== wip/garnet ==
## RISC
module RISC (destinoWrWB,escribir,PCsrc,result,PCoutMEM,NReset,clk,alu_outMEM,WriteDataInMEM,datoMemOut,InstruccionIn,PCinIF,MemWriteInMEM);
Size in the first run: ~6300 cells after synthesis, ~1400 flip-flops, about 230 I/O pins, ~66000 µm² of cells after synthesis.
==> flow/config.mk <==
export PLATFORM = sky130hd
export DESIGN_NAME = RISC
export DESIGN_NICKNAME = RISC
export VERILOG_FILES = /design/flow/design.v
export SDC_FILE = /design/flow/constraint.sdc
export NUM_CORES = 4
export LEC_CHECK = 0
export CAP_MARGIN = 20
export CORE_MARGIN = 2
export CORE_UTILIZATION = 72
export CTS_CLUSTER_SIZE = 46
export PLACE_DENSITY = 0.67
export SETUP_SLACK_MARGIN = -0.37
export SLEW_MARGIN = 10
==> flow/constraint.sdc <==
create_clock -name core_clock -period 3.7 [get_ports {clk}]
set_input_delay 0.7400 -clock core_clock [delete_from_list [all_inputs] [get_ports {clk}]]
set_output_delay 0.7400 -clock core_clock [all_outputs]
set_load 0.01 [all_outputs]
run.sh (not shown) runs the stock make flow with config.mk's settings and CLKGATE_MAP_FILE=.
Every stage of wip/garnet finished as expected; the final checks, on the other hand, flagged setup timing, which means the layout fails.
### wip/garnet -> wip/lagoon
# wip/garnet
export LEC_CHECK = 0
export CAP_MARGIN = 20
export CORE_MARGIN = 2
export CORE_UTILIZATION = 72
export CTS_CLUSTER_SIZE = 46
export PLACE_DENSITY = 0.67
export SETUP_SLACK_MARGIN = -0.37
export SLEW_MARGIN = 10
create_clock -name core_clock -period 3.7 [get_ports {clk}]
# wip/lagoon
export LEC_CHECK = 0
export CAP_MARGIN = 20
export CORE_MARGIN = 2
export CORE_UTILIZATION = 40
export SLEW_MARGIN = 20
create_clock -name core_clock -period 6.66 [get_ports {clk}]
## What came out
wip/lagoon reached the final stage; the timing, design-rule and antenna checks on its layout passed. Comparing minimum clock period after layout for wip/garnet and wip/lagoon, the smaller number came from wip/garnet. Of wip/garnet and wip/lagoon, the run reporting the higher utilization was wip/garnet. Compared to wip/garnet, wip/lagoon has worst setup slack 2050 ps higher. Between wip/garnet and wip/lagoon, global routing usage summed across all routing layers decreased. Going from wip/garnet to wip/lagoon, the non-clock buffer count was found to have gone down by 54%. wip/garnet has higher total number of nets in the final design than wip/lagoon.
The inputs of wip/cedar differ from those of wip/lagoon as listed below.
# wip/lagoon
export LEC_CHECK = 0
export CAP_MARGIN = 20
export CORE_MARGIN = 2
export CORE_UTILIZATION = 40
export SLEW_MARGIN = 20
create_clock -name core_clock -period 6.66 [get_ports {clk}]
# wip/cedar
export LEC_CHECK = 0
export ABC_AREA = 1
export CAP_MARGIN = 20
export CORE_MARGIN = 2
export CORE_UTILIZATION = 62
export SLEW_MARGIN = 20
create_clock -name core_clock -period 3.79 [get_ports {clk}]
[summary]
Ran to the end and failed final checks on setup timing: wip/cedar.
Re area fraction in mux cells: wip/lagoon was higher than wip/cedar.
Area fraction in compound gates: wip/lagoon and wip/cedar compared, lower one is wip/lagoon
Of the two candidates, wip/lagoon has the better synthesized area and wip/cedar the worse one.
#### Input delta (wip/tundra over wip/cedar)
# wip/cedar
export LEC_CHECK = 0
export ABC_AREA = 1
export CAP_MARGIN = 20
export CORE_MARGIN = 2
export CORE_UTILIZATION = 62
export SLEW_MARGIN = 20
create_clock -name core_clock -period 3.79 [get_ports {clk}]
# wip/tundra
export LEC_CHECK = 0
export ABC_AREA = 1
export CAP_MARGIN = 20
export CORE_MARGIN = 2
export CORE_UTILIZATION = 72
export CTS_CLUSTER_DIAMETER = 160
export SLEW_MARGIN = 20
create_clock -name core_clock -period 3.91 [get_ports {clk}]
Results
- For wip/tundra, the flow was terminated by a tool error in 5_1_grt and produced no final design.
- The number of H-tree levels was comparable across wip/tundra and wip/cedar.
- wip/tundra: width of the die lower than wip/cedar
- Synthesized cell count: wip/cedar vs wip/tundra identical
- Taking wip/cedar as 1.0, wip/tundra lands at 0.863 on floorplan die area.
- Cmp wip/tundra and wip/cedar / row count / higher: wip/cedar
- Post-detailed-placement cell area shrinks slightly when moving from wip/cedar to wip/tundra.
- wip/cedar -> wip/tundra: synthesized area delta 0, exact match
- wip/tundra vs wip/cedar on total of cells resized after clock tree synthesis: wip/tundra is the lower one.
- When wip/tundra is set beside wip/cedar, its initial core utilization turns out to be 10 points larger.
- STATUS post-DP HPWL: wip/tundra loses against wip/cedar
Relative to wip/tundra, the following input files were edited for wip/yarrow:
# wip/tundra
export LEC_CHECK = 0
export ABC_AREA = 1
export CAP_MARGIN = 20
export CORE_MARGIN = 2
export CORE_UTILIZATION = 72
export CTS_CLUSTER_DIAMETER = 160
export SLEW_MARGIN = 20
create_clock -name core_clock -period 3.91 [get_ports {clk}]
# wip/yarrow
export LEC_CHECK = 0
export CAP_MARGIN = 20
export CORE_MARGIN = 2
export CORE_UTILIZATION = 40
export SLEW_MARGIN = 20
create_clock -name core_clock -period 10.2 [get_ports {clk}]
==> comparison <==
Across wip/tundra and wip/yarrow, a clean result was obtained everywhere but in wip/tundra. Status(wip/tundra) = ERROR, stage = 5_1_grt. Between wip/tundra and wip/yarrow, the initial core utilization is lower for wip/yarrow. wip/yarrow vs wip/tundra: total clock buffers created by CTS up by a few percent. Sort wip/tundra and wip/yarrow by xor and xnor fraction of the mapped netlist area, ascending, and wip/tundra comes first. Synthesized area improves in wip/yarrow relative to wip/tundra. wip/yarrow against wip/tundra: overall die width went up, area reported by Yosys stat has decreased, pre-CTS setup slack went up, detailed placer's ending HPWL has decreased.
The following lists how wip/onyx was set up differently from wip/yarrow:
# wip/yarrow
export LEC_CHECK = 0
export CAP_MARGIN = 20
export CORE_MARGIN = 2
export CORE_UTILIZATION = 40
export SLEW_MARGIN = 20
create_clock -name core_clock -period 10.2 [get_ports {clk}]
# wip/onyx
export LEC_CHECK = 0
export CAP_MARGIN = 20
export CORE_MARGIN = 2
export CORE_UTILIZATION = 56
export SLEW_MARGIN = 20
create_clock -name core_clock -period 3.82 [get_ports {clk}]
Results
- Initial DRC count, wip/onyx vs wip/yarrow: down by a little under 10%
- The final reports for wip/onyx and wip/yarrow show via count normalized by instance count higher in the former.
- wip/yarrow finished all stages; the layout is clean.
- Nothing crashed in wip/onyx and all stages finished; the problem is that the final layout failed, the offending checks being setup timing.
- From wip/yarrow to wip/onyx, max-cap violation count did not move at all.


Starting RTL as in the previous note.
export LEC_CHECK = 0
export CAP_MARGIN = 40
export CELL_PAD_IN_SITES_DETAIL_PLACEMENT = 0
export CORE_MARGIN = 2
export CORE_UTILIZATION = 72
export CTS_CLUSTER_DIAMETER = 95
export CTS_CLUSTER_SIZE = 13
export GPL_ROUTABILITY_DRIVEN = 0
export MAX_ROUTING_LAYER = met5
export MIN_ROUTING_LAYER = met1
export PLACE_DENSITY_LB_ADDON = 0.03
export SETUP_SLACK_MARGIN = 0.66
export SLEW_MARGIN = 20
create_clock -name core_clock -period 4.82 [get_ports {clk}]
The baseline finished but fails on negative setup slack.
==> next run, changes <==
CAP_MARGIN = 30   (was 40)
CORE_UTILIZATION = 69   (was 72)
CTS_CLUSTER_DIAMETER = 365   (was 95)
SETUP_SLACK_MARGIN = 1.19   (was 0.66)
clock period = 4.01 ns   (was 4.82 ns; I/O delays follow)
Effect:
- With this change the flow reached the layout checks and failed them: negative hold slack, negative setup slack
- sequential cell count is unchanged
- clock-buffer cell count goes up by 6
- final area climbs by roughly a tenth
- wire length rose by about a fifth
- worst hold slack got worse by 0.15 ns
==> next run, changes <==
CORE_UTILIZATION = 72   (was 69)
PLACE_DENSITY_LB_ADDON = 0.04   (was 0.03)
SETUP_SLACK_MARGIN = -0.38   (was 1.19)
SLEW_MARGIN = 35   (was 20)
clock period = 3.99 ns   (was 4.01 ns; I/O delays follow)
The new run ran to the end with violations: negative setup slack.
Design area falls by about 7%.
Sequential power hardly moves.
Die area is lower by 4.1%.
Routed wire length decreases by 17%.
Via count goes down by 7.5%.
First-iteration DRC count falls by about 25%.
==> next run, changes <==
CAP_MARGIN = 20   (was 30)
CELL_PAD_IN_SITES_DETAIL_PLACEMENT = not set   (was 0)
CTS_CLUSTER_DIAMETER = not set   (was 365)
CTS_CLUSTER_SIZE = 44   (was 13)
GPL_ROUTABILITY_DRIVEN = not set   (was 0)
MAX_ROUTING_LAYER = not set   (was met5)
MIN_ROUTING_LAYER = not set   (was met1)
PLACE_DENSITY = 0.65   (was not set)
PLACE_DENSITY_LB_ADDON = not set   (was 0.04)
SETUP_SLACK_MARGIN = not set   (was -0.38)
SLEW_MARGIN = 20   (was 35)
clock period = 3.7 ns   (was 3.99 ns; I/O delays follow)
Result: The changed run finished with negative setup slack left; hold slack is better by 0.33 ns; non-clock buffer count is higher by 104; via count is higher by 6.5%; routed wire length is higher by 13%; register-to-register slack is worse by 0.17 ns.
==> next run, changes <==
ABC_AREA = 1   (was not set)
CTS_CLUSTER_DIAMETER = 397   (was not set)
CTS_CLUSTER_SIZE = not set   (was 44)
PLACE_DENSITY = 0.4   (was 0.65)
clock period = 3.79 ns   (was 3.7 ns; I/O delays follow)
Outcome: The changed run completed, yet does not pass: negative setup slack; design area came out higher by about 3.4%; worst setup slack is better by 1.0 ns; utilization falls by 3.8 points; clock power shrinks by about 4%; routed wire length rose by about 19%; final cell count grows by about 30%; global-route usage goes up by 3.8 points.


== run A ==
Starting RTL as in the previous note.
export LEC_CHECK = 0
export ABC_AREA = 1
export CAP_MARGIN = 30
export CELL_PAD_IN_SITES_DETAIL_PLACEMENT = 0
export CORE_ASPECT_RATIO = 0.57
export CORE_MARGIN = 2
export CORE_UTILIZATION = 46
export CTS_CLUSTER_DIAMETER = 224
export GPL_ROUTABILITY_DRIVEN = 0
export MAX_ROUTING_LAYER = met5
export MIN_ROUTING_LAYER = met1
export PLACE_DENSITY_LB_ADDON = 0.08
export SETUP_SLACK_MARGIN = 1.19
export SLEW_MARGIN = 0
create_clock -name core_clock -period 5.16 [get_ports {clk}]
Run A: done, clean on timing, DRC and antenna
Here is what was changed in the inputs of run B compared with run A.
Settings: clearing CTS_CLUSTER_DIAMETER, which used to be 224; clearing CORE_ASPECT_RATIO, which used to be 0.57; clearing SETUP_SLACK_MARGIN, which used to be 1.19; clearing MIN_ROUTING_LAYER, which used to be met1; clearing MAX_ROUTING_LAYER, which used to be met5; clearing CELL_PAD_IN_SITES_DETAIL_PLACEMENT, which used to be 0; clearing PLACE_DENSITY_LB_ADDON, which used to be 0.08; clearing GPL_ROUTABILITY_DRIVEN, which used to be 0; swapping 46 for 71 in CORE_UTILIZATION; swapping 30 for 20 in CAP_MARGIN; swapping 0 for 20 in SLEW_MARGIN; swapping 5.16 for 4.94 in the clock period (ns, I/O delays scaled along).
Notes after the runs:
Compared to run A, run B shows a narrower setup margin. Run B vs run A — well-tap cell count dropped 755. Die outline area on run B is ahead of run A. Between run A and run B, count of TritonRoute iterations in the first routing pass increased. Against run A, run B reports a final standard cell count with taps included and fillers excluded that is lower. Run B and run A ended up with roughly the same delay of the slowest cell on the worst path. Static leakage in run B vs run A: down about 0.8%. Measured against run B, the critical path depth of run A comes out at 1.16 times the reference value.
Input-level comparison between run C and run B:
Settings: clearing ABC_AREA, which used to be 1; swapping 71 for 52 in CORE_UTILIZATION; swapping 4.94 for 3.79 in the clock period (ns, I/O delays scaled along).
### Flow results
- Die area | run C > run B
- Between run C and run B, the fraction of area in registers does not differ in any meaningful way.
- Run C falls short of run B in post-layout worst setup margin.
- Going from run B to run C, total power grew by more than a quarter.
- Comparing run C and run B, the higher per-cell routed wire length is on run B.
- On relative slew slack, run C does better than run B.
- Mean instance size in the synthesized netlist: run C vs run B up about 30%
- In the tables for run C and run B, hold slack reads higher with run C.
- Synthesized instance count down 29% in run C wrt run B
- Comparing run C and run B, internal power of the cells is lower on run B.
- Run C: all stages done; final checks FAILED (setup timing).
- Diff run C..run B | final design area excluding fillers | negligible
Here is what was changed in the inputs of run D compared with run C.
Settings: putting SETUP_SLACK_MARGIN at 0.92 where nothing was set; swapping 52 for 72 in CORE_UTILIZATION; putting CTS_CLUSTER_SIZE at 46 where nothing was set; putting PLACE_DENSITY at 0.67 where nothing was set; swapping 3.79 for 5.34 in the clock period (ns, I/O delays scaled along).
### Flow results
Reported for run C and run D, average cell area after synthesis turned out identical to the last digit. As of run D, number of buffers inserted by post-CTS setup repair had fallen by more than 10% compared to run C. Run D completed end to end with timing, DRC and antenna clean. The combinational cell fraction of total power of run D is lower than that of run C.
--- input diff run D..run E ---
Settings: CTS_CLUSTER_SIZE changed from 46 to 44; SETUP_SLACK_MARGIN removed (was 0.92); PLACE_DENSITY changed from 0.67 to 0.65; TNS_END_PERCENT newly set to 5; the clock period (ns, I/O delays scaled along) changed from 5.34 to 3.7.
Notes after the runs:
Re placement row count: no difference whatsoever between run D and run E.
Met3 routing resource usage after global routing in run E vs run D: up 0.88 points
From run D to run E, synthesized area per cell did not move at all.
Run E — clock network fraction of design power 0.6 points lower, run D as reference
Between run E and run D, it is run E whose final worst-path setup slack is lower, by 1.63 ns.
Taking run D as the reference point, the final cell count of run E rises by 286.
Run E finished all stages; layout check result: FAIL, due to setup timing.
For routed wire length, dividing the value from run E by the value from run D gives 1.07.
Diff run D -> run E | proportion of cell area occupied by registers | decrease of 1.5 points
Comparing run E and run D, the higher global-route usage is on run E.


Starting RTL as in the previous note.
==> flow/config.mk <==
export PLATFORM = sky130hd
export DESIGN_NAME = RISC
export DESIGN_NICKNAME = RISC
export VERILOG_FILES = /design/flow/design.v
export SDC_FILE = /design/flow/constraint.sdc
export NUM_CORES = 4
export LEC_CHECK = 0
export ABC_AREA = 1
export CAP_MARGIN = 20
export CELL_PAD_IN_SITES_DETAIL_PLACEMENT = 1
export CELL_PAD_IN_SITES_GLOBAL_PLACEMENT = 2
export CORE_ASPECT_RATIO = 1.11
export CORE_MARGIN = 3
export CORE_UTILIZATION = 18
export CTS_CLUSTER_DIAMETER = 47
export CTS_CLUSTER_SIZE = 52
export GPL_ROUTABILITY_DRIVEN = 0
export GPL_TIMING_DRIVEN = 0
export SETUP_SLACK_MARGIN = 0.25
export SLEW_MARGIN = 40
export TNS_END_PERCENT = 20
==> flow/constraint.sdc <==
create_clock -name core_clock -period 4.6 [get_ports {clk}]
set_input_delay 0.9200 -clock core_clock [delete_from_list [all_inputs] [get_ports {clk}]]
set_output_delay 0.9200 -clock core_clock [all_outputs]
set_load 0.01 [all_outputs]
The baseline completed, yet does not pass: negative setup slack.
==> next run, changes <==
Settings changed: ABC_AREA 1 to not set, CAP_MARGIN 20 to 10, CELL_PAD_IN_SITES_DETAIL_PLACEMENT 1 to not set, CELL_PAD_IN_SITES_GLOBAL_PLACEMENT 2 to not set, CORE_ASPECT_RATIO 1.11 to not set, CORE_UTILIZATION 18 to 40, CTS_CLUSTER_DIAMETER 47 to 101, CTS_CLUSTER_SIZE 52 to not set, GPL_ROUTABILITY_DRIVEN 0 to not set, GPL_TIMING_DRIVEN 0 to not set, SETUP_SLACK_MARGIN 0.25 to not set, SLEW_MARGIN 40 to 20, TNS_END_PERCENT 20 to not set.
Clock period 4.6 ns to 8.0 ns, I/O delays scaled along.
Result: With this change the flow produced a clean layout. Routed wire length goes down by 54%. Non-clock buffer count goes down by 463. Core utilization goes up by 24 points. Cell count goes down by 42%. Worst setup slack is better by 1.5 ns. Final area goes down by 16%. Clock-buffer cell count goes down by 23.
==> next run, changes <==
Settings changed: ABC_AREA set to 1, CELL_PAD_IN_SITES_DETAIL_PLACEMENT set to 2, CELL_PAD_IN_SITES_GLOBAL_PLACEMENT set to 2.
Outcome:
- final area grows by 6.8%
- final cell count grows by 32%
- global-route usage grows by 13 points
==> next run, changes <==
Settings changed: CAP_MARGIN 10 to 30, CORE_MARGIN 3 to 2, CORE_UTILIZATION 40 to 70, CTS_CLUSTER_DIAMETER 101 to not set, GPL_ROUTABILITY_DRIVEN set to 1, GPL_TIMING_DRIVEN set to 0, MIN_ROUTING_LAYER set to met2, PLACE_DENSITY_LB_ADDON set to 0.16, SLEW_MARGIN 20 to 30, TNS_END_PERCENT set to 15.
Outcome: The new run failed in global placement without I/O. Die size came out lower by about 43%. Area after synthesis is unchanged. Synthesized cell count is unchanged.
Power figures rest on the tool's default switching activity, not on a simulated workload.
